[flow/run.sh]
#!/bin/bash
# the make line also repeats each setting of config.mk as NAME=value (left out here)
make -C /OpenROAD-flow-scripts/flow DESIGN_CONFIG=/design/flow/config.mk WORK_HOME=/design/flow/orfs CLKGATE_MAP_FILE= finish
[flow/config.mk]
export PLATFORM = sky130hd
export DESIGN_NAME = apb_fifo
export DESIGN_NICKNAME = apb_fifo
export VERILOG_FILES = /design/flow/design.v
export SDC_FILE = /design/flow/constraint.sdc
export NUM_CORES = 4
export LEC_CHECK = 0
export ABC_AREA = 0
export CAP_MARGIN = 25
export CORE_ASPECT_RATIO = 1.11
export CORE_MARGIN = 2
export CORE_UTILIZATION = 66
export CTS_CLUSTER_SIZE = 35
export GPL_TIMING_DRIVEN = 1
export PLACE_DENSITY_LB_ADDON = 0.08
export SETUP_SLACK_MARGIN = -0.15
export SLEW_MARGIN = 35
[flow/constraint.sdc]
create_clock -name core_clock -period 2.16 [get_ports {clk}]
set_input_delay 0.4320 -clock core_clock [delete_from_list [all_inputs] [get_ports {clk}]]
set_output_delay 0.4320 -clock core_clock [all_outputs]
set_load 0.01 [all_outputs]
[flow/design.v]
module apb_fifo (
    input  wire                   clk,         
    input  wire                   rst,         
    input  wire                   psel,        
    input  wire [3:0]            paddr,       
    input  wire [31:0]            pwdata,      
    input  wire                   penable,     
    input  wire                   pwrite,      
    output reg  [31:0]            prdata,      
    output reg                    pready       
);
parameter DEPTH = 16;   
parameter idle = 0, check_op = 1, write_data = 2, read_data =3,send_ready = 4;
reg [2:0] state;
reg [3:0] addr ;
 reg [31:0] wdata,rdata;
  reg [31:0] mem [0:15];
reg [3:0] wr_ptr;    
reg [3:0] rd_ptr;    
reg [4:0] count;     
reg [1:0] cwait;
always @(posedge clk or negedge rst) begin
    if (rst == 0) begin
        for(int i = 0; i<16;i++)
        begin
        mem[i] <= 0;
        end
        wr_ptr <= 0;
        rd_ptr <= 0;
        count <= 0;
        pready <= 0;
        state   <= idle;
        pready <= 0;
        prdata <= 0;
        addr   <= 0;
        wdata  <= 0;
        rdata  <= 0;
        cwait  <= 0;
    end else begin
        case(state)
        idle:
        begin
            wr_ptr <= 0;
            rd_ptr <= 0;
            count <= 0;
            pready <= 0;
            prdata <= 0;
            addr   <= 0;
            wdata  <= 0;
            rdata  <= 0;
            cwait  <= 0;
            state <= check_op;
        end
        check_op:
        begin
         if (penable && psel && pwrite && count != 15)
         begin 
            state   <= write_data;
            addr    <= paddr;
            wdata   <= pwdata;
         end
         else if (penable && psel && !pwrite && count != 0)
         begin
            state  <= read_data;
            addr   <= paddr;
         end
         else 
            state  <= check_op;
        end
        write_data:
        begin
            mem[addr] <= wdata;
            if(cwait < 2)
            begin
              state <= write_data;
              cwait <= cwait + 1;
            end
            else
            begin
               cwait <= 0;
               pready <= 1'b1;
               state <= send_ready;
               wr_ptr <= wr_ptr + 1;
               count  <= count  + 1;
            end
        end
        read_data : begin
            rdata <= mem[addr];
            if(cwait < 2)
            begin
              state <= read_data;
              cwait <= cwait + 1;
            end
            else
            begin
               cwait <= 0;
               state <= send_ready;
               pready <= 1'b1;
               prdata <= rdata;
               rd_ptr <= rd_ptr + 1;
               count  <= count  - 1;
            end
        end
        send_ready: begin
           state  <= check_op;
           pready <= 1'b0;    
         end
     endcase
     end
   end  
endmodule
==> out/qor.yml, run 1 <==
critPathTopFamily: "flip-flops"
grt_start_max_net_pins: 86
ff2ff_setup_slack_ps: -50
pre_cts_slack_ps: -121.3
chipArea_sq_um: 43810
antenna_found_initial: 0
die_w_um: 198.9
max_stage_delay_ps: 730
slew_violations: 0
core_area_sq_um: 41710
clk_path_buf_depth: 3
clkSinkCount: 625
arrival_ps: 2770
mux_area_frac: 0.2409
crit_cells: 6
dr_wl_met3_mm: 4.427
yosys_area_sq_um: 27820
ant_nets: 0
crit_path_end_kind: "register"
largest_area_cell: "dfrtp_1"
xor_share: 0.0003148
h-tree-depth: 2
path_class: "register to register"
vias_per_cell: 6.593
p_clk_frac: 0.241
initial_utilization: 0.6669
p_comb_mw: 14.7
peakVddDrop_uv: 1166
p_int_mw: 30.06
power.leakage_nw: 14.73
synthCells: 2086
root_buffer: "clkbuf_16"
cp-endpoint: "rdata[10]"
netlist_area_sq_um: 27820
met2WireLength_mm: 35.67
async_reset_ff_frac: 1.000
n_antenna_cell: 0
core.rowCount: 79
yosysMostFrequentCell: "dfrtp_1"
startpoint: "addr[3]"
worst_r2r_endpoint: "rdata[10]"
worst_path_max_delay_cell: "dfrtp_1"
drv_cap: 0
synth_adder_area_share: 0.002069
clock_latency_ps: 640
hold_ws_ps: 293.1
cts_tree: "yes"
ys_seq_elements: 625
final_nets: 2213
synth_cell_types: 63
finalHoldViolations: 0
gp_congestion: 0.8367
dp_cells: 2672
grt_pass1_wl_mm: 113.1
synth_seq_share: 0.5623
io_buffers: 73
hp-class: "primary input to async pin"
clkSlewWorstSetupHoldPaths_ps: 60
cp_max_fo: 16
routedWlPerCell_um: 26.17
maxPowerGroup: "sequential cells"
die_y_um: 220.3
period_needed_ps: 2214
max_freq_mhz: 451.7
placed_cell_area_sq_um: 29970
cts_setup_buffers: 0
layout.cells.non_filler: 2783
synth_warnings: 2
skew_ps: 19.85
tightestPinTransition_ps: 717.0
aoi_share: 0.1212
gr-total-overflow: 0
crit_path_start_kind: "register"
powerDensity_nw_per_um2: 1417
regToRegStartpoint: "addr[3]"
crit_chain: "nand2_2 -> nor3_2 -> buf_12 -> a22oi_1 -> o211ai_1 -> a2bb2oi_1"
power_switching_share: 0.3380
synthSimpleGateAreaFrac: 0.03697
wl_met1_mm: 30.20
max_slew_margin: 0.5210
tool_warnings: 26
syn_area_per_cell_sq_um: 13.34
io_pins: 74
drt_first_pass_iters: 5
drtIter0Drc: 1467
edf_count: 0
power_switching_mw: 15.35
critPathBufInv: 1
grt_pass1_vias: 19047
top_layer: "met4"
cp_data_required_time_ps: 2710
so.violations: "setup timing"
synthTopCellsByArea: "dfrtp_1, mux2_2, a22oi_1, mux2i_1, a22o_1"
area_growth_pct: 15.23
p_comb_frac: 0.324
synthTopCellsByCount: "dfrtp_1, mux2_2, a22oi_1, nor2_1, clkbuf_1"
wl_mm: 72.84
remaining_drc_errors: 0
pwr-share-seq: 0.435
setup_violations: 29
synthesis.nets: 2131
final_area_sq_um: 32050
seq_power_mw: 19.8
status: "finished with violations"
cts-buffers-inserted: 60
synth_top_area_share: 0.5613
logic_family: "multiplexers"
dp_hpwl_mm: 45.11
ys_cells: 2086
num_vias: 18349
fin_crit_sh: 1.025
r2r_cells: 6
p_total_mw: 45.41
ff_type: "dfrtp_1"
clock_power_mw: 10.9
layout_setup_ws_ps: -53.89
track_usage: 0.3457
metal layers:
layer	global-route usage	vias up
met5	0	-
met4	0.1316	0
met3	0.05182	177
met2	0.5713	641
met1	0.4684	9699
li1	-	7832
per-stage QoR:
stage                 util  setup TNS [ps]
floorplan                -               0
global placement    0.7178           -9521
global route        0.7685           -5760
CTS                 0.7684           -2017
detailed placement  0.7185           -3015
finish              0.7685          -500.6
timing repair:
item / 4_1_cts / 5_1_grt
gates resized: 0 / 1
hold buffers: 1 / 0
endpoints found under the hold margin: 27 / 0
endpoints found under the setup margin: 0 / 22
area by class of cell:
| type | count | area (sq um) |
|---|---|---|
| flip-flops and latches | 625 | 15650 |
| fillers | 2636 | 9658 |
| repair buffers | 204 | 2280 |
| clock buffers | 95 | 1853 |
| well taps | 567 | 709.4 |
| multi-input cells | 1265 | 11300 |
| inverters | 12 | 45.04 |
| clock inverters | 15 | 220.2 |
==> inputs of run 2 (changes only) <==
Settings changed: CAP_MARGIN 25 to 30, CORE_ASPECT_RATIO 1.11 to 1.0, CORE_UTILIZATION 66 to 15, CTS_CLUSTER_SIZE 35 to 98, GPL_TIMING_DRIVEN 1 to 0, HOLD_SLACK_MARGIN from default to 0.2, MAX_ROUTING_LAYER from default to met5, MIN_ROUTING_LAYER from default to met2, PLACE_DENSITY from default to 0.8, PLACE_DENSITY_LB_ADDON 0.08 to default, SETUP_SLACK_MARGIN -0.15 to default, TNS_END_PERCENT from default to 15.
Clock period 2.16 ns to 2.45 ns, I/O delays scaled along.
==> out/qor.yml, run 2 <==
synth_seq_share: 0.5623
skew_ps: 19.69
period_needed_ps: 2649
synthTopCellsByArea: "dfrtp_1, mux2_2, a22oi_1, mux2i_1, a22o_1"
hold_ws_ps: 412.4
chipArea_sq_um: 188900
dp_hpwl_mm: 61.83
ys_seq_elements: 625
logic_family: "multiplexers"
synthCells: 2086
drv_cap: 0
clock_latency_ps: 680
remaining_drc_errors: 0
initial_utilization: 0.1505
vias_per_cell: 5.431
powerDensity_nw_per_um2: 1218
peakVddDrop_uv: 750.8
tool_warnings: 27
crit_path_start_kind: "register"
layout_setup_ws_ps: -199.3
clock_power_mw: 9.62
xor_share: 0.0003148
critPathBufInv: 3
antenna_found_initial: 0
arrival_ps: 3200
cts_tree: "yes"
ff_type: "dfrtp_1"
dp_cells: 4646
layout.cells.non_filler: 4764
crit_cells: 7
pwr-share-seq: 0.412
p_comb_frac: 0.356
clk_path_buf_depth: 3
finalHoldViolations: 0
p_int_mw: 25.71
seq_power_mw: 17.1
max_stage_delay_ps: 680
die_y_um: 434.6
tightestPinTransition_ps: 1106
wl_mm: 95.42
power.leakage_nw: 14.66
cp_max_fo: 10
core_area_sq_um: 184800
startpoint: "addr[0]"
synthTopCellsByCount: "dfrtp_1, mux2_2, a22oi_1, nor2_1, clkbuf_1"
cp_data_required_time_ps: 3000
fin_crit_sh: 1.081
gp_congestion: 0.9738
final_nets: 2274
io_pins: 74
cp-endpoint: "rdata[24]"
netlist_area_sq_um: 27820
synth_warnings: 2
power_switching_share: 0.3790
clkSinkCount: 625
synth_cell_types: 63
synthesis.nets: 2131
slew_violations: 0
root_buffer: "clkbuf_16"
die_w_um: 434.6
cts-buffers-inserted: 60
routedWlPerCell_um: 20.03
async_reset_ff_frac: 1.000
drt_first_pass_iters: 41
edf_count: 0
path_class: "register to register"
crit_path_end_kind: "register"
rsz0062_at_grt: "true"
p_comb_mw: 14.7
yosys_area_sq_um: 27820
grt_pass1_wl_mm: 138.4
critPathTopFamily: "buffers and inverters"
clkSlewWorstSetupHoldPaths_ps: 70
regToRegStartpoint: "addr[0]"
max_freq_mhz: 377.5
crit_chain: "buf_6 -> buf_2 -> nand2b_1 -> clkbuf_1 -> o22a_1 -> o211ai_1 -> a2bb2oi_1"
io_buffers: 73
worst_hold_path.endpoint: "wdata[10]"
setup_violations: 127
r2r_cells: 7
yosysMostFrequentCell: "dfrtp_1"
synth_adder_area_share: 0.002069
ys_cells: 2086
whs_path_depth: 2
area_growth_pct: 22.18
grt_pass1_vias: 29298
min-delay-start: "pwdata[10]"
core.rowCount: 158
hp-class: "primary input to register"
ant_nets: 0
gr-total-overflow: 0
worst_r2r_endpoint: "rdata[24]"
largest_area_cell: "dfrtp_1"
power_switching_mw: 15.69
ff2ff_setup_slack_ps: -200
aoi_share: 0.1212
p_total_mw: 41.40
syn_area_per_cell_sq_um: 13.34
worst_path_max_delay_cell: "clkbuf_1"
synth_top_area_share: 0.5613
num_vias: 25875
h-tree-depth: 2
drtIter0Drc: 7160
synthSimpleGateAreaFrac: 0.03697
mux_area_frac: 0.2409
p_clk_frac: 0.232
status: "finished with violations"
num-fill-cells: 19843
track_usage: 0.1503
so.violations: "setup timing"
max_slew_margin: 0.2630
grt_start_max_net_pins: 88
maxPowerGroup: "sequential cells"
==> run 2: timing repair <==
item / CTS / global route
buffers inserted: 0 / 1
gates resized: 2 / 49
hold endpoints to repair: 60 / 0
hold buffers: 1 / 0
setup endpoints to repair: 41 / 198
pin swaps: 0 / 1
==> run 2: area by class of cell <==
type | instances | area [sq um] | share of cell area
plain buffers | 183 | 1020 | 0.03000
clock inverters | 20 | 192.7 | 0.005669
multi-input cells | 1265 | 11230 | 0.3305
clock buffers | 89 | 1782 | 0.05242
repair buffers | 82 | 950.9 | 0.02798
inverters | 12 | 45.04 | 0.001325
flip-flops and latches | 625 | 15640 | 0.4602
well taps | 2480 | 3103 | 0.09130
diodes | 8 | 20.02 | 0.0005890
==> run 2: layer usage <==
layer  routed length (um)  global-route usage  share of wire  vias up
met3                34720              0.1756           0.36     1394
met4                14070             0.05789           0.15       36
met1                    0                   -              0     8727
met2                45800              0.1829           0.48     7837
li1                     -                   -              -     7881
met5                  828             0.05840         0.0087        -
==> run 2: through the flow <==
stage	cell area, sq um	TNS, ps	setup WS (ps)	util
2_1_floorplan	27820	0	717.8	-
3_3_place_gp	31650	-	-25550	0.1712
3_5_place_dp	31880	-14580	-529.1	0.1725
4_1_cts	33870	0	0.8946	0.1832
5_1_grt	33970	-1142	-109.1	0.1838
6_report	33990	-6786	-199.3	0.1839
==> inputs of run 3 (changes only) <==
Settings changed: ABC_AREA 0 to default, CAP_MARGIN 30 to 25, CELL_PAD_IN_SITES_DETAIL_PLACEMENT from default to 0, CELL_PAD_IN_SITES_GLOBAL_PLACEMENT from default to 1, CORE_ASPECT_RATIO 1.0 to default, CORE_MARGIN 2 to 9, CORE_UTILIZATION 15 to 52, CTS_CLUSTER_SIZE 98 to default, GPL_ROUTABILITY_DRIVEN from default to 0, HOLD_SLACK_MARGIN 0.2 to default, MIN_ROUTING_LAYER met2 to default, PLACE_DENSITY 0.8 to default, PLACE_DENSITY_LB_ADDON from default to 0.11, SETUP_SLACK_MARGIN from default to -0.23, SLEW_MARGIN 35 to 20, TNS_END_PERCENT 15 to 85.
Clock period 2.45 ns to 5.42 ns, I/O delays scaled along.
==> out/qor.yml, run 3 <==
drv_cap: 0
die_y_um: 249.3
max_stage_delay_ps: 860
synthTopCellsByArea: "dfrtp_1, mux2_2, a22oi_1, mux2i_1, a22o_1"
edf_count: 0
synth_seq_share: 0.5623
wl_mm: 87.97
grt_start_max_net_pins: 103
syn_area_per_cell_sq_um: 13.34
cts-buffers-inserted: 68
track_usage: 0.2785
drtIter0Drc: 1594
clk_path_buf_depth: 3
cp_max_fo: 10
gr-total-overflow: 0
async_reset_ff_frac: 1.000
r2r_cells: 5
p_int_mw: 12.00
finalHoldViolations: 0
synth_cell_types: 63
root_buffer: "clkbuf_16"
drt_first_pass_iters: 6
p_comb_frac: 0.339
clock_power_mw: 4.72
crit_path_end_kind: "register"
critPathBufInv: 3
status: "no timing/DRC/antenna violations"
final_nets: 2281
layout.cells.non_filler: 2974
clkSlewWorstSetupHoldPaths_ps: 60
ys_seq_elements: 625
area_growth_pct: 14.55
yosysMostFrequentCell: "dfrtp_1"
yosys_area_sq_um: 27820
final_core_util: 0.6040
clock_latency_ps: 620
synthCells: 2086
synthesis.nets: 2131
p_comb_mw: 6.32
chipArea_sq_um: 62150
antenna_found_initial: 1
ff_type: "dfrtp_1"
worst_r2r_endpoint: "prdata[19]"
setup_violations: 0
critPathTopFamily: "buffers and inverters"
cts_setup_buffers: 0
aoi_share: 0.1212
clkSinkCount: 625
ff2ff_setup_slack_ps: 2510
tightestPinTransition_ps: 1067
xor_share: 0.0003148
netlist_area_sq_um: 27820
pwr-share-seq: 0.408
num-fill-cells: 4182
cts_resized: 0
max_freq_mhz: 316.5
dp_hpwl_mm: 56.74
n_antenna_cell: 0
arrival_ps: 3690
max_slew_margin: 0.2884
p_clk_frac: 0.253
power_switching_mw: 6.642
io_buffers: 73
largest_area_cell: "dfrtp_1"
crit_path_start_kind: "primary input"
seq_power_mw: 7.61
ys_cells: 2086
period_needed_ps: 3160
io_pins: 74
initial_utilization: 0.5272
core.rowCount: 84
dp_cells: 2854
final-comb-area_sq_um: 11180
powerDensity_nw_per_um2: 585.0
hp-class: "primary input to async pin"
synthTopCellsByCount: "dfrtp_1, mux2_2, a22oi_1, nor2_1, clkbuf_1"
fin_crit_sh: 0.5830
grt_pass1_wl_mm: 128.9
setup_tns_ps: 0
ant_nets: 0
cp_data_required_time_ps: 5950
vias_per_cell: 6.308
worst_path_max_delay_cell: "clkbuf_1"
crit_chain: "clkdlybuf4s50_1 -> and3_1 -> o211a_1 -> clkbuf_1 -> clkbuf_1 -> a22o_1"
power.leakage_nw: 14.67
tool_warnings: 30
power_switching_share: 0.3563
h-tree-depth: 3
regToRegStartpoint: "state[4]"
synth_warnings: 2
slew_violations: 0
path_class: "primary input to register"
synth_adder_area_share: 0.002069
cts_tree: "yes"
startpoint: "penable"
num_vias: 18759
grt_pass1_vias: 19233
skew_ps: 18.52
die_w_um: 249.3
logic_family: "multiplexers"
remaining_drc_errors: 0
synth_top_area_share: 0.5613
maxPowerGroup: "sequential cells"
crit_cells: 6
cts_hold_buf: 0
peakVddDrop_uv: 312.1
mux_area_frac: 0.2409
regArea_sq_um: 15640
synthSimpleGateAreaFrac: 0.03697
rsz0062_at_grt: "false"
routedWlPerCell_um: 29.58
cp-endpoint: "wdata[9]"
path_common_cell: "clkbuf_1"
core_area_sq_um: 52760
==> run 3: layout make-up <==
class | instances | share of cell area
Sequential cell | 625 | 0.4909
Multi-Input combinational cell | 1265 | 0.3507
Clock buffer | 101 | 0.06365
Buffer | 184 | 0.03008
Timing Repair Buffer | 80 | 0.02913
Tap cell | 688 | 0.02701
Clock inverter | 19 | 0.007146
Inverter | 12 | 0.001414
==> run 3: metal layers <==
metal / up-vias / wire [um] / track usage
met4: 0 / 3658 / 0.1164
met5: - / 0 / 0
met2: 706 / 40800 / 0.4403
met1: 9877 / 37650 / 0.3721
met3: 194 / 5856 / 0.05487
li1: 7982 / - / -
==> run 3: per-stage QoR <==
step	hold slack, ps	worst slack, ps	power (mW)	cell area [sq um]
floorplan	432.5	3191	11.51	27820
CTS	456.3	2347	18.60	31870
detailed placement	448.8	1714	13.86	29610
finish	443.6	2260	18.64	31870
global placement	439.8	-23960	13.65	29410
global route	477.0	2278	19.41	31870
==> inputs of run 4 (changes only) <==
Settings changed: CAP_MARGIN 25 to 20, CELL_PAD_IN_SITES_DETAIL_PLACEMENT 0 to default, CELL_PAD_IN_SITES_GLOBAL_PLACEMENT 1 to 2, CORE_ASPECT_RATIO from default to 1.39, CORE_MARGIN 9 to 6, CORE_UTILIZATION 52 to 29, GPL_ROUTABILITY_DRIVEN 0 to default, MAX_ROUTING_LAYER met5 to met4, PLACE_DENSITY_LB_ADDON 0.11 to default, SETUP_SLACK_MARGIN -0.23 to 0.95, TNS_END_PERCENT 85 to default.
Clock period 5.42 ns to 5.0 ns, I/O delays scaled along.
==> out/qor.yml, run 4 <==
status: "no timing/DRC/antenna violations"
aoi_share: 0.1212
period_needed_ps: 3008
io_buffers: 73
hp-class: "primary input to async pin"
synth_adder_area_share: 0.002069
num_vias: 18517
max_freq_mhz: 332.4
syn_area_per_cell_sq_um: 13.34
remaining_drc_errors: 0
worst_r2r_endpoint: "prdata[12]"
clock_latency_ps: 630
synthTopCellsByCount: "dfrtp_1, mux2_2, a22oi_1, nor2_1, clkbuf_1"
drtIter0Drc: 1325
power_switching_mw: 7.423
synth_cell_types: 63
cts_hold_buf: 0
yosysMostFrequentCell: "dfrtp_1"
clk_path_buf_depth: 3
tool_warnings: 28
worst_path_max_delay_cell: "nor2_1"
root_buffer: "clkbuf_16"
peakVddDrop_uv: 253.1
synth_seq_share: 0.5623
cp_max_fo: 10
regArea_sq_um: 15640
gp_congestion: 0.8330
fin_crit_sh: 0.6017
logic_family: "multiplexers"
h-tree-depth: 3
xor_share: 0.0003148
power.leakage_nw: 14.73
async_reset_ff_frac: 1.000
final-comb-area_sq_um: 11180
wl_mm: 99.20
crit_cells: 6
core_area_sq_um: 94850
ys_cells: 2086
skew_ps: 21.56
edf_count: 0
powerDensity_nw_per_um2: 630.5
synthCells: 2086
track_usage: 0.1959
yosys_area_sq_um: 27820
regToRegStartpoint: "state[4]"
max_slew_margin: 0.2101
num-fill-cells: 9281
path_class: "register to register"
synth_top_area_share: 0.5613
vias_per_cell: 5.283
critPathTopFamily: "buffers and inverters"
cp-endpoint: "prdata[12]"
rsz0062_at_grt: "false"
p_int_mw: 13.16
clock_power_mw: 5.35
cts-buffers-inserted: 68
critPathBufInv: 3
die_y_um: 377.2
pwr-share-seq: 0.400
synthTopCellsByArea: "dfrtp_1, mux2_2, a22oi_1, mux2i_1, a22o_1"
clkSlewWorstSetupHoldPaths_ps: 60
finalHoldViolations: 0
ff_type: "dfrtp_1"
grt_pass1_vias: 19680
antenna_found_initial: 1
grt_pass1_wl_mm: 143.5
drt_first_pass_iters: 5
ant_nets: 0
grt_start_max_net_pins: 102
crit_path_start_kind: "register"
die_w_um: 274.7
power_switching_share: 0.3606
p_comb_mw: 6.99
cts_tree: "yes"
final_nets: 2284
n_antenna_cell: 0
chipArea_sq_um: 103600
clkSinkCount: 625
synthSimpleGateAreaFrac: 0.03697
routedWlPerCell_um: 28.30
max_stage_delay_ps: 790
synthesis.nets: 2131
setup_violations: 0
cts_resized: 0
io_pins: 74
mux_area_frac: 0.2409
cts_setup_buffers: 0
startpoint: "state[4]"
r2r_cells: 6
tightestPinTransition_ps: 1178
gr-total-overflow: 0
p_clk_frac: 0.260
maxPowerGroup: "sequential cells"
cp_data_required_time_ps: 5500
core.rowCount: 133
arrival_ps: 3510
crit_chain: "inv_1 -> nor2_1 -> a21oi_1 -> buf_4 -> clkbuf_1 -> a22o_1"
synth_warnings: 2
dp_hpwl_mm: 66.79
largest_area_cell: "dfrtp_1"
area_growth_pct: 17.38
seq_power_mw: 8.24
ys_seq_elements: 625
initial_utilization: 0.2933
p_comb_frac: 0.340
netlist_area_sq_um: 27820
slew_violations: 0
ff2ff_setup_slack_ps: 1990
crit_path_end_kind: "register"
setup_tns_ps: 0
drv_cap: 0
p_total_mw: 20.59
-- run 4: area by class of cell --
type / count / area share
clock buffers: 100 / 0.06296
clock inverters: 21 / 0.008890
flip-flops and latches: 625 / 0.4790
plain buffers: 184 / 0.02939
well taps: 1215 / 0.04656
multi-input cells: 1265 / 0.3424
inverters: 12 / 0.001380
repair buffers: 83 / 0.02935
-- run 4: metrics by stage --
| step | worst slack [ps] | std cells | util | hold WS, ps | instance area (sq um) |
|---|---|---|---|---|---|
| final | 1992 | 3505 | 0.3442 | 306.2 | 32650 |
| after global routing | 1838 | 3505 | 0.3442 | 332.1 | 32650 |
| after CTS | 1906 | 3504 | 0.3442 | 297.9 | 32640 |
| after detailed placement | 1370 | 3383 | 0.3194 | 453.9 | 30300 |
| after global placement | -25450 | 3374 | 0.3170 | 449.2 | 30070 |
| after floorplan | 2855 | 2086 | - | 432.5 | 27820 |
-- run 4: routing by layer --
metal | up-vias | share of wire | GRT usage
li1 | 7986 | - | -
met5 | - | 0 | -
met4 | 0 | 0.049 | 0.08531
met2 | 521 | 0.48 | 0.3153
met3 | 207 | 0.046 | 0.02852
met1 | 9803 | 0.42 | 0.2464
==> inputs of run 5 (changes only) <==
Settings changed: ABC_AREA from default to 1, CAP_MARGIN 20 to 25, CELL_PAD_IN_SITES_GLOBAL_PLACEMENT 2 to default, CORE_ASPECT_RATIO 1.39 to 1.11, CORE_MARGIN 6 to 2, CORE_UTILIZATION 29 to 72, CTS_CLUSTER_DIAMETER from default to 367, CTS_CLUSTER_SIZE from default to 14, GPL_TIMING_DRIVEN 0 to 1, MAX_ROUTING_LAYER met4 to default, PLACE_DENSITY_LB_ADDON from default to 0.08, SETUP_SLACK_MARGIN 0.95 to 0.6, SLEW_MARGIN 20 to 35.
Clock period 5.0 ns to 2.04 ns, I/O delays scaled along.
==> out/qor.yml, run 5 <==
track_usage: 0.8224
netlist_area_sq_um: 27150
io_buffers: 73
ff_type: "dfrtp_1"
stop_stage: "global routing"
syn_area_per_cell_sq_um: 8.269
h-tree-depth: 2
dp_cells: 3724
ys_cells: 3283
edf_count: 0
synthTopCellsByCount: "nand2_1, o21ai_0, dfrtp_1, nand3_1, clkbuf_1"
yosysMostFrequentCell: "nand2_1"
gr-total-overflow: 5
synth_cell_types: 25
pre_cts_slack_ps: 81.51
mux_area_frac: 0
stop_error: "[ERROR GRT-0232] Routing congestion too high. Check the congestion heatmap in the GUI."
root_buffer: "clkbuf_16"
largest_area_cell: "dfrtp_1"
synth_top_area_share: 0.5752
clk_path_buf_depth: 3
core_area_sq_um: 37040
chipArea_sq_um: 39280
yosys_area_sq_um: 27150
core.rowCount: 74
aoi_share: 0.1230
async_reset_ff_frac: 1.000
die_y_um: 208.6
synthTopCellsByArea: "dfrtp_1, nand2_1, o21ai_0, nand3_1, clkbuf_1"
dp_hpwl_mm: 47.56
synth_seq_share: 0.5761
logic_family: "simple AND/OR/NAND/NOR gates"
clkSinkCount: 625
synth_adder_area_share: 0.002120
io_pins: 74
xor_share: 0.0009678
synthSimpleGateAreaFrac: 0.2450
synthesis.nets: 3328
cts-buffers-inserted: 50
synth_warnings: 2
initial_utilization: 0.7330
synthCells: 3283
die_w_um: 188.3
gp_congestion: 0.8945
ys_seq_elements: 625
status: "stopped before the end"
[run 5: metal layers]
| layer | global-route usage | GRT overflow |
|---|---|---|
| met2 | 0.9310 | 2 |
| met4 | 0.7697 | 2 |
| met3 | 0.7375 | 0 |
| met1 | 0.8319 | 0 |
| met5 | 0.5347 | 1 |
[run 5: stage by stage]
| step | util | area (sq um) |
|---|---|---|
| after CTS | 0.8945 | 33130 |
| after detailed placement | 0.7808 | 28920 |
| after global placement | 0.7808 | 28920 |
| after floorplan | - | 27180 |
[run 5: what timing repair did]
item                                   4_1_cts
buffers inserted                            78
pin swaps                                   52
gates cloned                                46
resized                                    453
hold buffers                                 1
setup endpoints to repair                  618
endpoints found under the hold margin       12
==> inputs of run 6 (changes only) <==
Settings changed: CTS_CLUSTER_DIAMETER 367 to 346, SETUP_SLACK_MARGIN 0.6 to -0.15.
Clock period 2.04 ns to 1.75 ns, I/O delays scaled along.
==> out/qor.yml, run 6 <==
status: "finished with violations"
so.violations: "setup timing"
io_pins: 74
io_buffers: 73
h-tree-depth: 2
gr-total-overflow: 0
ant_nets: 0
die_w_um: 188.3
die_y_um: 208.6
pwr-share-seq: 0.441
regToRegStartpoint: "addr[1]"
antenna_found_initial: 1
worst_r2r_endpoint: "rdata[8]"
r2r_cells: 11
peakVddDrop_uv: 1325
p_clk_frac: 0.205
ys_seq_elements: 625
grt_start_max_net_pins: 81
layout_setup_ws_ps: -165.5
synthTopCellsByCount: "nand2_1, o21ai_0, dfrtp_1, nand3_1, clkbuf_1"
edf_count: 0
synthSimpleGateAreaFrac: 0.2450
root_buffer: "clkbuf_16"
cts_tree: "yes"
core.rowCount: 74
mux_area_frac: 0
synthCells: 3283
max_stage_delay_ps: 480
cts-buffers-inserted: 50
grt_pass1_wl_mm: 127.9
remaining_drc_errors: 0
clkSinkCount: 625
synthTopCellsByArea: "dfrtp_1, nand2_1, o21ai_0, nand3_1, clkbuf_1"
dp_cells: 3774
power.leakage_nw: 15.59
critPathBufInv: 3
yosys_area_sq_um: 27150
p_comb_frac: 0.354
xor_share: 0.0009678
max_slew_margin: 0.5583
synth_seq_share: 0.5761
layout.cells.non_filler: 3841
path_class: "register to register"
setup_violations: 222
track_usage: 0.4172
yosysMostFrequentCell: "nand2_1"
crit_path_end_kind: "register"
tool_warnings: 27
synth_adder_area_share: 0.002120
cp_max_fo: 7
fin_crit_sh: 1.095
rsz0062_at_grt: "true"
finalHoldViolations: 0
arrival_ps: 2390
p_comb_mw: 17.9
synth_warnings: 2
critPathTopFamily: "simple AND/OR/NAND/NOR gates"
setup_tns_ps: -8773
drv_cap: 0
largest_area_cell: "dfrtp_1"
syn_area_per_cell_sq_um: 8.269
skew_ps: 15.86
synth_top_area_share: 0.5752
slew_violations: 0
power_switching_share: 0.3966
power_switching_mw: 20.09
area_growth_pct: 14.93
ff_type: "dfrtp_1"
chipArea_sq_um: 39280
gp_congestion: 0.9166
hold_ws_ps: 203.1
synth_cell_types: 25
initial_utilization: 0.7330
crit_path_start_kind: "register"
drt_first_pass_iters: 6
crit_cells: 11
n_antenna_cell: 0
tightestPinTransition_ps: 661.8
final_nets: 3380
wl_mm: 80.21
crit_chain: "nand2_2 -> buf_12 -> nor2_4 -> buf_4 -> buf_4 -> nand2_1 -> nand2_1 -> nor2_1 -> nand2_1 -> o21ai_2 -> nand2_1"
period_needed_ps: 1916
path_common_cell: "nand2_1"
p_total_mw: 50.66
max_freq_mhz: 522.1
routedWlPerCell_um: 20.88
logic_family: "simple AND/OR/NAND/NOR gates"
seq_power_mw: 22.3
netlist_area_sq_um: 27150
powerDensity_nw_per_um2: 1624
p_int_mw: 30.57
drtIter0Drc: 3168
worst_path_max_delay_cell: "dfrtp_2"
core_area_sq_um: 37040
vias_per_cell: 6.367
async_reset_ff_frac: 1.000
hp-class: "primary input to async pin"
clkSlewWorstSetupHoldPaths_ps: 70
dp_hpwl_mm: 49.99
maxPowerGroup: "sequential cells"
clk_path_buf_depth: 3
clock_power_mw: 10.4
ys_cells: 3283
cp_data_required_time_ps: 2230
clock_latency_ps: 610
startpoint: "addr[1]"
cp-endpoint: "rdata[8]"
aoi_share: 0.1230
num_vias: 24455
grt_pass1_vias: 24266
ff2ff_setup_slack_ps: -170
synthesis.nets: 3328
run 6: area by class of cell:
class | instances | area [sq um]
flip-flops and latches | 625 | 15650
clock inverters | 1 | 7.507
fillers | 2168 | 5833
repair buffers | 243 | 2949
clock buffers | 63 | 1364
multi-input cells | 2305 | 10200
well taps | 494 | 618.1
inverters | 110 | 412.9
run 6: timing repair:
| action | 4_1_cts | 5_1_grt |
|---|---|---|
| setup endpoints to repair | 4 | 54 |
| resized | 3 | 25 |
| buffers inserted | 0 | 1 |
| hold buffers | 1 | 0 |
| endpoints found under the hold margin | 260 | 0 |
| gates cloned | 0 | 1 |
| pin swaps | 0 | 3 |
run 6: layer usage:
metal	vias up	global-route usage	share of wire	wire length, um
met5	-	0	0.00011	9
met1	11740	0.5462	0.36	28890
met3	342	0.09573	0.12	9909
li1	10724	-	-	-
met4	2	0.2004	0.049	3926
met2	1647	0.6680	0.47	37470
run 6: per-stage QoR:
stage	utilization	cell area (sq um)	setup WS, ps
3_5_place_dp	0.8026	29730	-245.1
4_1_cts	0.8401	31110	-149.5
3_3_place_gp	0.8026	29730	-171.0
2_1_floorplan	-	27150	-59.01
6_report	0.8425	31200	-165.5
5_1_grt	0.8425	31200	-210.4
==> inputs of run 7 (changes only) <==
Settings changed: CAP_MARGIN 25 to 20, CORE_ASPECT_RATIO 1.11 to 0.5, CTS_CLUSTER_DIAMETER 346 to 333, CTS_CLUSTER_SIZE 14 to default, GPL_TIMING_DRIVEN 1 to default, PLACE_DENSITY from default to 0.37, PLACE_DENSITY_LB_ADDON 0.08 to default, SETUP_SLACK_MARGIN -0.15 to -0.19, SLEW_MARGIN 35 to 20.
Clock period 1.75 ns to 1.9 ns, I/O delays scaled along.
==> out/qor.yml, run 7 <==
core.rowCount: 50
cp-endpoint: "mem[13][25]"
cp_data_required_time_ps: 2340
critPathTopFamily: "simple AND/OR/NAND/NOR gates"
core_area_sq_um: 37290
p_total_mw: 47.08
synthTopCellsByCount: "nand2_1, o21ai_0, dfrtp_1, nand3_1, clkbuf_1"
path_class: "register to register"
maxPowerGroup: "sequential cells"
final_core_util: 0.8346
max_stage_delay_ps: 460
rsz0062_at_grt: "true"
root_buffer: "clkbuf_16"
clkSlewWorstSetupHoldPaths_ps: 70
power_switching_mw: 18.76
crit_path_end_kind: "register"
synth_warnings: 2
regToRegStartpoint: "addr[2]"
peakVddDrop_uv: 1128
layout_setup_ws_ps: -150.8
fin_crit_sh: 1.079
powerDensity_nw_per_um2: 1513
arrival_ps: 2490
gr-total-overflow: 0
hp-class: "primary input to async pin"
ant_nets: 0
tool_warnings: 29
clk_path_buf_depth: 3
skew_ps: 20.62
met1_usage: 0.6111
worst_r2r_endpoint: "mem[13][25]"
logic_family: "simple AND/OR/NAND/NOR gates"
pre_cts_slack_ps: -61.71
grt_pass1_vias: 23265
synthCells: 3283
die_w_um: 278.6
vias_per_cell: 6.222
largest_area_cell: "dfrtp_1"
clock_latency_ps: 590
ys_seq_elements: 625
io_buffers: 73
slew_violations: 0
crit_chain: "nand2_1 -> nor2_2 -> nand2_2 -> buf_12 -> nand2_1 -> o21ai_0"
setup_tns_ps: -4995
path_common_cell: "nand2_1"
num_vias: 24030
aoi_share: 0.1230
xor_share: 0.0009678
synthSimpleGateAreaFrac: 0.2450
h-tree-depth: 2
synth_seq_share: 0.5761
grt_pass1_wl_mm: 129.0
max_slew_margin: 0.5551
placed_cell_area_sq_um: 29470
gp_congestion: 0.9076
synth_adder_area_share: 0.002120
crit_cells: 6
grt_util_met2: 0.6301
ff2ff_setup_slack_ps: -150
dp_hpwl_mm: 50.40
startpoint: "addr[2]"
drtIter0Drc: 3286
clock_power_mw: 10.6
yosysMostFrequentCell: "nand2_1"
p_clk_frac: 0.225
n_antenna_cell: 0
syn_area_per_cell_sq_um: 8.269
io_pins: 74
netlist_area_sq_um: 27150
so.violations: "setup timing"
p_comb_mw: 16.1
power_switching_share: 0.3984
synth_cell_types: 25
final_area_sq_um: 31120
area_growth_pct: 14.62
p_comb_frac: 0.343
edf_count: 0
async_reset_ff_frac: 1.000
mux_area_frac: 0
ff_type: "dfrtp_1"
worst_path_max_delay_cell: "dfrtp_1"
die_y_um: 141.3
synthTopCellsByArea: "dfrtp_1, nand2_1, o21ai_0, nand3_1, clkbuf_1"
status: "finished with violations"
drv_cap: 0
grtUsageMet3: 0.1311
ys_cells: 3283
critPathBufInv: 1
synth_top_area_share: 0.5752
p_int_mw: 28.33
pwr-share-seq: 0.433
drt_first_pass_iters: 6
crit_path_start_kind: "register"
seq_power_mw: 20.4
max_freq_mhz: 487.6
cp_max_fo: 40
r2r_cells: 6
track_usage: 0.4270
yosys_area_sq_um: 27150
final_nets: 3373
antenna_found_initial: 2
tightestPinTransition_ps: 666.6
grt_start_max_net_pins: 77
wl_mm: 81.78
setup_violations: 69
routedWlPerCell_um: 21.18
finalHoldViolations: 0
cts_tree: "yes"
chipArea_sq_um: 39370
period_needed_ps: 2051
grt.busiest_layer: "met2"
initial_utilization: 0.7281
clkSinkCount: 625
power.leakage_nw: 15.58
synthesis.nets: 3328
remaining_drc_errors: 0
cts-buffers-inserted: 51
-- run 7: repair_timing --
| action | 4_1_cts | 5_1_grt |
|---|---|---|
| hold endpoints to repair | 64 | 0 |
| hold buffers | 1 | 0 |
| setup buffers | 0 | 0 |
| gates resized | 0 | 4 |
| setup endpoints to repair | 0 | 5 |
-- run 7: layout make-up --
class	count	area [sq um]
flip-flops and latches	625	15640
inverters	110	412.9
multi-input cells	2305	10180
clock buffers	75	1519
repair buffers	235	2634
well taps	494	618.1
clock inverters	18	115.1
fillers	2320	6167
-- run 7: through the flow --
stage	hold slack (ps)	cells
after floorplan	84.41	3283
after global placement	280.4	3768
after CTS	265.0	3862
after global routing	276.6	3862
final	256.4	3862
after detailed placement	280.5	3768
-- run 7: routing by layer --
| metal | wire [um] | vias to the layer above |
|---|---|---|
| li1 | - | 10742 |
| met1 | 32660 | 11535 |
| met2 | 34980 | 1518 |
| met3 | 11490 | 233 |
| met4 | 2641 | 2 |
| met5 | 13 | - |
==> inputs of run 8 (changes only) <==
Settings changed: ABC_AREA 1 to default, CAP_MARGIN 20 to 10, CORE_ASPECT_RATIO 0.5 to default, CTS_CLUSTER_DIAMETER 333 to 388, CTS_CLUSTER_SIZE from default to 15, PLACE_DENSITY 0.37 to default, SETUP_SLACK_MARGIN -0.19 to default.
Clock period 1.9 ns to 1.89 ns, I/O delays scaled along.
==> out/qor.yml, run 8 <==
logic_family: "multiplexers"
drtIter0Drc: 2123
peakVddDrop_uv: 1235
tightestPinTransition_ps: 727.9
critPathTopFamily: "AND-OR/OR-AND gates"
regArea_sq_um: 15650
power.leakage_nw: 15.63
syn_area_per_cell_sq_um: 13.34
die_y_um: 200.6
crit_chain: "buf_8 -> buf_6 -> nor2b_1 -> a22oi_1 -> o22ai_1 -> nor4_2 -> a21oi_1"
ff_type: "dfrtp_1"
crit_path_start_kind: "register"
ys_seq_elements: 625
cts-buffers-inserted: 47
critPathBufInv: 2
fin_crit_sh: 1.079
hp-class: "primary input to async pin"
power_switching_mw: 20.03
mux_area_frac: 0.2409
synth_adder_area_share: 0.002069
xor_share: 0.0003148
io_buffers: 73
remaining_drc_errors: 0
worst_path_max_delay_cell: "dfrtp_4"
synthTopCellsByCount: "dfrtp_1, mux2_2, a22oi_1, nor2_1, clkbuf_1"
seq_power_mw: 23.0
gp_congestion: 0.8307
layout_setup_ws_ps: -148.4
startpoint: "addr[1]"
crit_path_end_kind: "register"
largest_area_cell: "dfrtp_1"
synth_warnings: 2
io_pins: 74
p_int_mw: 34.31
tool_warnings: 32
regToRegStartpoint: "addr[1]"
synthCells: 2086
cp-endpoint: "rdata[25]"
finalHoldViolations: 0
num_vias: 20089
chipArea_sq_um: 40220
area_growth_pct: 20.85
wl_mm: 88.71
synth_cell_types: 63
arrival_ps: 2500
synth_top_area_share: 0.5613
p_total_mw: 54.33
drv_cap: 0
setup_violations: 228
ff2ff_setup_slack_ps: -150
clk_path_buf_depth: 3
slew_violations: 0
track_usage: 0.3995
n_antenna_cell: 0
max_stage_delay_ps: 500
synthSimpleGateAreaFrac: 0.03697
so.violations: "setup timing"
dp_hpwl_mm: 47.02
die_w_um: 200.6
max_slew_margin: 0.5147
p_comb_mw: 22.2
yosysMostFrequentCell: "dfrtp_1"
clock_power_mw: 9.10
r2r_cells: 7
rsz0062_at_grt: "true"
clock_latency_ps: 610
status: "finished with violations"
maxPowerGroup: "sequential cells"
yosys_area_sq_um: 27820
vias_per_cell: 7.187
cp_data_required_time_ps: 2350
skew_ps: 21.65
core_area_sq_um: 38380
routedWlPerCell_um: 31.74
async_reset_ff_frac: 1.000
initial_utilization: 0.7249
h-tree-depth: 2
synthTopCellsByArea: "dfrtp_1, mux2_2, a22oi_1, mux2i_1, a22o_1"
grt_start_max_net_pins: 106
netlist_area_sq_um: 27820
p_clk_frac: 0.167
final_core_util: 0.8760
synthesis.nets: 2131
edf_count: 0
gr-total-overflow: 0
period_needed_ps: 2038
clkSlewWorstSetupHoldPaths_ps: 70
core.rowCount: 72
powerDensity_nw_per_um2: 1616
pwr-share-seq: 0.424
root_buffer: "clkbuf_16"
path_class: "register to register"
drt_first_pass_iters: 5
clkSinkCount: 625
grt_pass1_wl_mm: 121.6
worst_r2r_endpoint: "rdata[25]"
antenna_found_initial: 1
num-fill-cells: 1699
p_comb_frac: 0.408
aoi_share: 0.1212
grt_pass1_vias: 20367
cp_max_fo: 15
ys_cells: 2086
cts_tree: "yes"
power_switching_share: 0.3686
final-comb-area_sq_um: 12000
synth_seq_share: 0.5623
crit_cells: 7
final_nets: 2314
max_freq_mhz: 490.6
ant_nets: 0
## run 8: cell type report
| type | instances | area share |
|---|---|---|
| flip-flops and latches | 625 | 0.4655 |
| multi-input cells | 1266 | 0.3569 |
| repair buffers | 317 | 0.1206 |
| clock buffers | 55 | 0.03588 |
| well taps | 518 | 0.01928 |
| inverters | 12 | 0.001340 |
| clock inverters | 2 | 0.0004838 |
## run 8: layer usage
layer,global-route usage,up-vias,wire length [um]
met5,0,-,11
met4,0.1952,2,5687
met3,0.07808,384,9413
met2,0.6365,1278,41100
met1,0.5344,10403,32500
li1,-,8022,-
## run 8: metrics by stage
step | instance area, sq um | TNS (ps) | worst slack (ps) | cells | hold slack, ps
floorplan | 27820 | 0 | 157.8 | 2086 | 82.41
global placement | 30220 | -41830 | -523.7 | 2652 | 266.2
detailed placement | 30250 | -33220 | -314.6 | 2653 | 267.3
CTS | 32240 | -399.9 | -29.44 | 2749 | 246.6
global route | 33620 | -12850 | -188.9 | 2795 | 275.3
finish | 33620 | -9666 | -148.4 | 2795 | 250.0
## run 8: repair_timing
item	4_1_cts	5_1_grt
hold endpoints to repair	118	0
pin swaps	18	65
gates resized	71	190
setup endpoints to repair	477	340
setup buffers	28	33
hold buffers	1	0
cloned	10	18
==> inputs of run 9 (changes only) <==
Settings changed: CAP_MARGIN 10 to 0, CTS_CLUSTER_DIAMETER 388 to default, HOLD_SLACK_MARGIN from default to -0.06, SETUP_SLACK_MARGIN from default to -0.17.
==> out/qor.yml, run 9 <==
cp_data_required_time_ps: 2400
root_buffer: "clkbuf_16"
synthSimpleGateAreaFrac: 0.03697
final_nets: 2251
clk_path_buf_depth: 3
xor_share: 0.0003148
p_comb_frac: 0.341
cts-buffers-inserted: 60
ff2ff_setup_slack_ps: -160
chipArea_sq_um: 40220
routedWlPerCell_um: 27.55
max_stage_delay_ps: 560
p_comb_mw: 17.9
cp-endpoint: "mem[8][6]"
synthesis.nets: 2131
drt_first_pass_iters: 7
clock_latency_ps: 620
regToRegStartpoint: "addr[1]"
max_slew_margin: 0.5273
critPathTopFamily: "buffers and inverters"
clkSinkCount: 625
logic_family: "multiplexers"
finalHoldViolations: 0
path_class: "register to register"
clkSlewWorstSetupHoldPaths_ps: 60
p_clk_frac: 0.228
netlist_area_sq_um: 27820
initial_utilization: 0.7249
crit_path_end_kind: "register"
n_antenna_cell: 0
startpoint: "addr[1]"
power_switching_mw: 18.08
ant_nets: 0
synth_warnings: 2
largest_area_cell: "dfrtp_1"
power.leakage_nw: 14.94
pwr-share-seq: 0.431
p_int_mw: 34.44
hp-class: "primary input to async pin"
h-tree-depth: 2
synth_adder_area_share: 0.002069
critPathBufInv: 4
grt_start_max_net_pins: 106
die_y_um: 200.6
track_usage: 0.3836
dp_hpwl_mm: 47.02
p_total_mw: 52.52
synthCells: 2086
die_w_um: 200.6
gp_congestion: 0.8307
wl_mm: 76.41
remaining_drc_errors: 0
syn_area_per_cell_sq_um: 13.34
power_switching_share: 0.3443
yosys_area_sq_um: 27820
ys_cells: 2086
num_vias: 19081
drv_cap: 0
max_freq_mhz: 488.1
so.violations: "setup timing"
period_needed_ps: 2049
seq_power_mw: 22.6
synthTopCellsByCount: "dfrtp_1, mux2_2, a22oi_1, nor2_1, clkbuf_1"
synth_seq_share: 0.5623
crit_chain: "buf_4 -> nor2_1 -> buf_4 -> nand4b_1 -> buf_4 -> buf_4 -> mux2_1"
core.rowCount: 72
antenna_found_initial: 0
maxPowerGroup: "sequential cells"
crit_cells: 7
edf_count: 0
io_buffers: 73
worst_path_max_delay_cell: "dfrtp_4"
async_reset_ff_frac: 1.000
powerDensity_nw_per_um2: 1621
cp_max_fo: 7
gr-total-overflow: 0
io_pins: 74
fin_crit_sh: 1.084
ff_type: "dfrtp_1"
status: "finished with violations"
path_common_cell: "buf_4"
synth_cell_types: 63
setup_violations: 436
crit_path_start_kind: "register"
tightestPinTransition_ps: 708.3
synthTopCellsByArea: "dfrtp_1, mux2_2, a22oi_1, mux2i_1, a22o_1"
cts_tree: "yes"
grt_pass1_wl_mm: 118.0
ys_seq_elements: 625
hold_ws_ps: 225.6
clock_power_mw: 12.0
core_area_sq_um: 38380
rsz0062_at_grt: "true"
grt_pass1_vias: 20064
layout_setup_ws_ps: -158.8
area_growth_pct: 16.49
worst_r2r_endpoint: "mem[8][6]"
r2r_cells: 7
arrival_ps: 2560
vias_per_cell: 6.881
slew_violations: 0
drtIter0Drc: 1791
yosysMostFrequentCell: "dfrtp_1"
synth_top_area_share: 0.5613
aoi_share: 0.1212
peakVddDrop_uv: 1046
skew_ps: 17.24
tool_warnings: 31
mux_area_frac: 0.2409
## run 9: metrics by stage
stage	worst slack, ps	instance area (sq um)	utilization	TNS, ps	instances
after CTS	-146.0	32230	0.8397	-32920	2765
after global placement	-523.7	30220	0.7874	-41830	2652
after global routing	-209.8	32410	0.8444	-50940	2773
final	-158.8	32410	0.8444	-31690	2773
after detailed placement	-314.6	30250	0.7881	-33220	2653
after floorplan	157.8	27820	-	0	2086
## run 9: cell type report
class / count / area, sq um
timing repair buffer: 242 / 2760
inverter: 12 / 45.04
clock inverter: 17 / 162.7
fill: 2039 / 5971
sequential: 625 / 15650
clock buffer: 94 / 1800
tap: 518 / 648.1
multi-input combinational: 1265 / 11340
## run 9: repair_timing
| item | in CTS | in global routing |
|---|---|---|
| pin swaps | 0 | 4 |
| endpoints found under the hold margin | 81 | 0 |
| setup endpoints to repair | 1 | 107 |
| gates cloned | 0 | 2 |
| setup buffers | 0 | 6 |
| resized | 2 | 20 |
| hold buffers | 1 | 0 |
## run 9: metal layers
metal,GRT usage,wire (um)
met1,0.5290,30420
met2,0.6148,36770
met3,0.05877,6324
met4,0.1696,2894
met5,0,0
==> inputs of run 10 (changes only) <==
Settings changed: ABC_AREA from default to 1, CAP_MARGIN 0 to 20, CORE_ASPECT_RATIO from default to 0.5, CTS_CLUSTER_DIAMETER from default to 333, CTS_CLUSTER_SIZE 15 to 13, HOLD_SLACK_MARGIN -0.06 to default, PLACE_DENSITY from default to 0.37, SETUP_SLACK_MARGIN -0.17 to -0.19.
Clock period 1.89 ns to 1.95 ns, I/O delays scaled along.
==> out/qor.yml, run 10 <==
synth_top_area_share: 0.5752
p_total_mw: 45.17
crit_path_end_kind: "register"
largest_area_cell: "dfrtp_1"
clkSinkCount: 625
ys_seq_elements: 625
cts_setup_buffers: 0
io_pins: 74
ant_nets: 0
grt_pass1_vias: 22839
startpoint: "addr[0]"
so.violations: "setup timing"
synth_cell_types: 25
grt_pass1_wl_mm: 127.3
remaining_drc_errors: 0
area_growth_pct: 13.05
synthSimpleGateAreaFrac: 0.2450
worst_r2r_endpoint: "rdata[4]"
p_int_mw: 27.13
io_buffers: 73
fin_crit_sh: 1.051
layout.cells.non_filler: 3816
max_slew_margin: 0.5572
core.rowCount: 50
layout_setup_ws_ps: -99.29
maxPowerGroup: "sequential cells"
p_comb_mw: 15.6
grt_util_met2: 0.6272
placed_cell_area_sq_um: 29230
clk_path_buf_depth: 3
crit_path_start_kind: "register"
cts-buffers-inserted: 54
die_y_um: 141.3
vias_per_cell: 6.277
skew_ps: 16.60
final_area_sq_um: 30690
max_freq_mhz: 488.0
path_class: "register to register"
critPathTopFamily: "simple AND/OR/NAND/NOR gates"
edf_count: 0
dp_hpwl_mm: 50.00
gr-total-overflow: 0
syn_area_per_cell_sq_um: 8.269
pre_cts_slack_ps: -90.45
synthCells: 3283
period_needed_ps: 2049
r2r_cells: 11
setup_tns_ps: -399.7
regToRegStartpoint: "addr[0]"
tool_warnings: 28
initial_utilization: 0.7281
p_comb_frac: 0.344
synthTopCellsByArea: "dfrtp_1, nand2_1, o21ai_0, nand3_1, clkbuf_1"
aoi_share: 0.1230
ff_type: "dfrtp_1"
slew_violations: 0
cts_tree: "yes"
seq_power_mw: 20.0
wl_mm: 80.90
final_nets: 3352
grt.busiest_layer: "met2"
crit_cells: 11
netlist_area_sq_um: 27150
chipArea_sq_um: 39370
routedWlPerCell_um: 21.20
status: "finished with violations"
power.leakage_nw: 15.31
dp_cells: 3744
ff2ff_setup_slack_ps: -100
drt_first_pass_iters: 7
mux_area_frac: 0
path_common_cell: "nand2_1"
track_usage: 0.4228
setup_violations: 17
gp_congestion: 0.9063
grt_start_max_net_pins: 89
core_area_sq_um: 37290
logic_family: "simple AND/OR/NAND/NOR gates"
synthTopCellsByCount: "nand2_1, o21ai_0, dfrtp_1, nand3_1, clkbuf_1"
finalHoldViolations: 0
clock_latency_ps: 590
antenna_found_initial: 2
synth_seq_share: 0.5761
power_switching_mw: 18.05
powerDensity_nw_per_um2: 1472
max_stage_delay_ps: 490
synth_adder_area_share: 0.002120
yosys_area_sq_um: 27150
cp_max_fo: 18
synth_warnings: 2
die_w_um: 278.6
arrival_ps: 2510
xor_share: 0.0009678
ys_cells: 3283
drv_cap: 0
yosysMostFrequentCell: "nand2_1"
drtIter0Drc: 2978
synthesis.nets: 3328
hp-class: "primary input to async pin"
met1_usage: 0.6055
power_switching_share: 0.3995
peakVddDrop_uv: 938.6
h-tree-depth: 2
num_vias: 23952
crit_chain: "inv_1 -> nand2_1 -> nor2_2 -> buf_12 -> nand2_1 -> nand2_1 -> nor2_1 -> nand2_1 -> o21ai_0 -> buf_4 -> nand2_1"
clkSlewWorstSetupHoldPaths_ps: 70
p_clk_frac: 0.213
tightestPinTransition_ps: 663.5
final_core_util: 0.8231
cp-endpoint: "rdata[4]"
pwr-share-seq: 0.443
critPathBufInv: 3
clock_power_mw: 9.62
hold_ws_ps: 343.8
grtUsageMet3: 0.1293
cp_data_required_time_ps: 2410
worst_path_max_delay_cell: "dfrtp_1"
async_reset_ff_frac: 1.000
root_buffer: "clkbuf_16"
-- run 10: cell type report --
| cell class | count | area [sq um] |
|---|---|---|
| multi-input cells | 2305 | 10180 |
| diodes | 2 | 5.005 |
| clock buffers | 67 | 1421 |
| inverters | 110 | 412.9 |
| flip-flops and latches | 625 | 15640 |
| well taps | 494 | 618.1 |
| repair buffers | 211 | 2387 |
| fillers | 2470 | 6595 |
| clock inverters | 2 | 25.02 |
-- run 10: routing by layer --
layer	part of all wire	vias up
met1	0.39	11556
li1	-	10672
met4	0.031	0
met5	0	-
met2	0.43	1496
met3	0.15	228
-- run 10: repair_timing --
item / CTS / global route
hold buffers: 1 / 0
hold endpoints to repair: 17 / 0
setup endpoints to repair: 0 / 3
resized: 0 / 3
==> inputs of run 11 (changes only) <==
Settings changed: ABC_AREA 1 to 0, CAP_MARGIN 20 to 25, CORE_ASPECT_RATIO 0.5 to 1.11, CORE_UTILIZATION 72 to 58, CTS_CLUSTER_DIAMETER 333 to default, CTS_CLUSTER_SIZE 13 to 35, GPL_TIMING_DRIVEN from default to 1, PLACE_DENSITY 0.37 to default, PLACE_DENSITY_LB_ADDON from default to 0.08, SETUP_SLACK_MARGIN -0.19 to 0.42, SLEW_MARGIN 20 to 35.
Clock period 1.95 ns to 1.89 ns, I/O delays scaled along.
==> out/qor.yml, run 11 <==
status: "finished with violations"
so.violations: "setup timing"
cp_data_required_time_ps: 2370
drt_first_pass_iters: 5
track_usage: 0.3309
critPathTopFamily: "AND-OR/OR-AND gates"
power_switching_share: 0.3386
routedWlPerCell_um: 28.41
clkSinkCount: 625
powerDensity_nw_per_um2: 1650
drv_cap: 0
clock_power_mw: 13.7
power_switching_mw: 19.97
io_pins: 74
synth_warnings: 2
netlist_area_sq_um: 27820
fin_crit_sh: 1.032
peakVddDrop_uv: 922.5
largest_area_cell: "dfrtp_1"
synthSimpleGateAreaFrac: 0.03697
gp_congestion: 0.8336
wl_mm: 85.10
io_buffers: 73
chipArea_sq_um: 49730
pre_cts_slack_ps: -106.3
cp-endpoint: "rdata[30]"
async_reset_ff_frac: 1.000
setup_tns_ps: -1555
xor_share: 0.0003148
tightestPinTransition_ps: 798.8
pwr-share-seq: 0.391
layout_setup_ws_ps: -60.90
clock_latency_ps: 610
critPathBufInv: 1
remaining_drc_errors: 0
p_total_mw: 59.00
area_growth_pct: 28.53
synthCells: 2086
clkSlewWorstSetupHoldPaths_ps: 60
clk_path_buf_depth: 3
antenna_found_initial: 1
arrival_ps: 2430
seq_power_mw: 23.0
cp_max_fo: 11
gr-total-overflow: 0
grt_pass1_wl_mm: 123.7
dp_hpwl_mm: 49.15
crit_chain: "buf_4 -> mux2_2 -> a32oi_1 -> o211ai_1 -> a211oi_1 -> o21ai_0"
r2r_cells: 6
num_vias: 19283
ys_seq_elements: 625
p_int_mw: 39.02
maxPowerGroup: "sequential cells"
tool_warnings: 29
regToRegStartpoint: "addr[0]"
synthesis.nets: 2131
final_nets: 2345
layout.cells.non_filler: 2995
worst_r2r_endpoint: "rdata[30]"
aoi_share: 0.1212
logic_family: "multiplexers"
cts-buffers-inserted: 66
max_stage_delay_ps: 510
ff2ff_setup_slack_ps: -60
power.leakage_nw: 16.46
num-fill-cells: 2866
yosys_area_sq_um: 27820
synthTopCellsByCount: "dfrtp_1, mux2_2, a22oi_1, nor2_1, clkbuf_1"
synth_adder_area_share: 0.002069
ys_cells: 2086
grt_pass1_vias: 19945
startpoint: "addr[0]"
worst_path_max_delay_cell: "dfrtp_2"
initial_utilization: 0.5869
vias_per_cell: 6.438
root_buffer: "clkbuf_16"
period_needed_ps: 1951
h-tree-depth: 3
p_clk_frac: 0.232
mux_area_frac: 0.2409
n_antenna_cell: 0
crit_path_start_kind: "register"
edf_count: 0
max_slew_margin: 0.4674
yosysMostFrequentCell: "dfrtp_1"
dp_cells: 2779
core_area_sq_um: 47400
crit_cells: 6
die_y_um: 234.7
synth_cell_types: 63
p_comb_mw: 22.3
cts_tree: "yes"
die_w_um: 211.9
crit_path_end_kind: "register"
rsz0062_at_grt: "true"
hp-class: "primary input to async pin"
ant_nets: 0
final_core_util: 0.7543
p_comb_frac: 0.377
skew_ps: 22.93
synth_seq_share: 0.5623
max_freq_mhz: 512.6
drtIter0Drc: 1580
syn_area_per_cell_sq_um: 13.34
core.rowCount: 84
grt_start_max_net_pins: 80
setup_violations: 67
slew_violations: 0
path_class: "register to register"
ff_type: "dfrtp_1"
synthTopCellsByArea: "dfrtp_1, mux2_2, a22oi_1, mux2i_1, a22o_1"
synth_top_area_share: 0.5613
finalHoldViolations: 0
## run 11: routing by layer
| layer | share of wire | vias to the layer above | global-route usage | routed length (um) |
|---|---|---|---|---|
| met5 | 0.00014 | - | 0 | 12 |
| li1 | - | 8110 | - | - |
| met4 | 0.042 | 2 | 0.1225 | 3596 |
| met1 | 0.42 | 10189 | 0.4656 | 35720 |
| met3 | 0.068 | 188 | 0.05667 | 5812 |
| met2 | 0.47 | 794 | 0.5192 | 39960 |
## run 11: what timing repair did
| item | in CTS | in global routing |
|---|---|---|
| hold endpoints to repair | 30 | 0 |
| resized | 228 | 136 |
| hold buffers | 1 | 0 |
| buffers inserted | 41 | 30 |
| cloned | 6 | 20 |
| pin swaps | 23 | 49 |
| setup endpoints to repair | 647 | 656 |
## run 11: final cells by class
cell class / count / area [sq um] / share of cell area
flip-flops and latches: 625 / 15660 / 0.4379
inverters: 12 / 45.04 / 0.001260
repair buffers: 330 / 4227 / 0.1182
clock buffers: 104 / 2081 / 0.05820
well taps: 645 / 807.0 / 0.02257
clock inverters: 14 / 205.2 / 0.005739
multi-input cells: 1265 / 12730 / 0.3562
## run 11: through the flow
stage	hold slack, ps	cell area (sq um)
after floorplan	82.41	29000
after global placement	312.2	31350
after detailed placement	317.2	31350
after CTS	275.1	34430
after global routing	297.9	35750
final	281.2	35750
==> inputs of run 12 (changes only) <==
Settings changed: ABC_AREA 0 to default, CAP_MARGIN 25 to 10, CORE_ASPECT_RATIO 1.11 to default, CORE_UTILIZATION 58 to 72, CTS_CLUSTER_DIAMETER from default to 357, CTS_CLUSTER_SIZE 35 to 15, GPL_TIMING_DRIVEN 1 to default, PLACE_DENSITY_LB_ADDON 0.08 to default, SETUP_SLACK_MARGIN 0.42 to -0.19, SLEW_MARGIN 35 to 20.
==> out/qor.yml, run 12 <==
status: "finished with violations"
so.violations: "setup timing"
ys_seq_elements: 625
max_stage_delay_ps: 570
max_slew_margin: 0.5275
grt_pass1_wl_mm: 115.7
chipArea_sq_um: 40220
power.leakage_nw: 14.49
final_core_util: 0.8214
remaining_drc_errors: 0
antenna_found_initial: 0
rsz0062_at_grt: "true"
regToRegStartpoint: "addr[1]"
vias_per_cell: 6.905
gp_congestion: 0.8307
clock_power_mw: 8.98
tool_warnings: 31
arrival_ps: 2520
p_clk_frac: 0.183
setup_violations: 470
synthesis.nets: 2131
crit_cells: 5
syn_area_per_cell_sq_um: 13.34
synth_warnings: 2
path_class: "register to register"
drv_cap: 0
initial_utilization: 0.7249
largest_area_cell: "dfrtp_1"
power_switching_mw: 17.31
crit_chain: "nor2b_4 -> nand2_2 -> nor2_4 -> buf_12 -> mux2_2"
peakVddDrop_uv: 1209
worst_path_max_delay_cell: "dfrtp_4"
synth_top_area_share: 0.5613
synthCells: 2086
p_int_mw: 31.83
num-fill-cells: 2185
track_usage: 0.3760
seq_power_mw: 22.6
h-tree-depth: 2
setup_tns_ps: -30770
cp_data_required_time_ps: 2350
dp_hpwl_mm: 47.02
power_switching_share: 0.3523
crit_path_start_kind: "register"
tightestPinTransition_ps: 707.9
cts-buffers-inserted: 47
grt_start_max_net_pins: 106
gr-total-overflow: 0
synth_cell_types: 63
p_comb_frac: 0.358
hold_ws_ps: 263.2
die_y_um: 200.6
clk_path_buf_depth: 3
hp-class: "primary input to async pin"
wl_mm: 74.32
logic_family: "multiplexers"
synthTopCellsByCount: "dfrtp_1, mux2_2, a22oi_1, nor2_1, clkbuf_1"
routedWlPerCell_um: 27.41
regArea_sq_um: 15650
clkSinkCount: 625
p_comb_mw: 17.6
synth_seq_share: 0.5623
netlist_area_sq_um: 27820
io_pins: 74
period_needed_ps: 2053
num_vias: 18726
max_freq_mhz: 487.1
ff2ff_setup_slack_ps: -160
drtIter0Drc: 1687
final_nets: 2231
fin_crit_sh: 1.086
async_reset_ff_frac: 1.000
cts_tree: "yes"
core_area_sq_um: 38380
critPathTopFamily: "simple AND/OR/NAND/NOR gates"
critPathBufInv: 1
powerDensity_nw_per_um2: 1559
area_growth_pct: 13.31
finalHoldViolations: 0
yosys_area_sq_um: 27820
pwr-share-seq: 0.459
n_antenna_cell: 0
r2r_cells: 5
skew_ps: 16.52
ant_nets: 0
final-comb-area_sq_um: 11310
yosysMostFrequentCell: "dfrtp_1"
clock_latency_ps: 590
synth_adder_area_share: 0.002069
cp-endpoint: "mem[2][26]"
layout_setup_ws_ps: -163.1
maxPowerGroup: "sequential cells"
ff_type: "dfrtp_1"
drt_first_pass_iters: 5
final_area_sq_um: 31520
root_buffer: "clkbuf_16"
io_buffers: 73
synthSimpleGateAreaFrac: 0.03697
grt_pass1_vias: 19852
die_w_um: 200.6
xor_share: 0.0003148
slew_violations: 0
crit_path_end_kind: "register"
worst_r2r_endpoint: "mem[2][26]"
edf_count: 0
placed_cell_area_sq_um: 30250
startpoint: "addr[1]"
mux_area_frac: 0.2409
aoi_share: 0.1212
synthTopCellsByArea: "dfrtp_1, mux2_2, a22oi_1, mux2i_1, a22o_1"
core.rowCount: 72
clkSlewWorstSetupHoldPaths_ps: 70
cp_max_fo: 19
ys_cells: 2086
==> run 12: cell type report <==
cell class                 count  share of cell area
sequential                   625              0.4964
multi-input combinational   1265              0.3587
timing repair buffer         235             0.08403
clock inverter                 2           0.0005160
clock buffer                  55             0.03826
tap                          518             0.02056
inverter                      12            0.001429
==> run 12: repair_timing <==
item | in CTS | in global routing
buffers inserted | 0 | 1
endpoints found under the setup margin | 0 | 55
resized | 0 | 12
hold buffers | 1 | 0
hold endpoints to repair | 118 | 0
==> run 12: per-layer routing <==
| metal | GRT usage | vias up | part of all wire |
|---|---|---|---|
| met5 | 0 | - | 0 |
| li1 | - | 7848 | - |
| met2 | 0.6013 | 774 | 0.48 |
| met3 | 0.06445 | 211 | 0.071 |
| met1 | 0.5163 | 9893 | 0.41 |
| met4 | 0.1627 | 0 | 0.041 |
==> run 12: per-stage QoR <==
step	setup slack, ps	power (mW)	instances
finish	-163.1	49.15	2712
global route	-215.4	51.28	2712
CTS	-177.3	48.82	2711
detailed placement	-314.6	39.80	2653
global placement	-523.7	38.73	2652
floorplan	157.8	33.00	2086
Power and IR drop assume default switching activity.
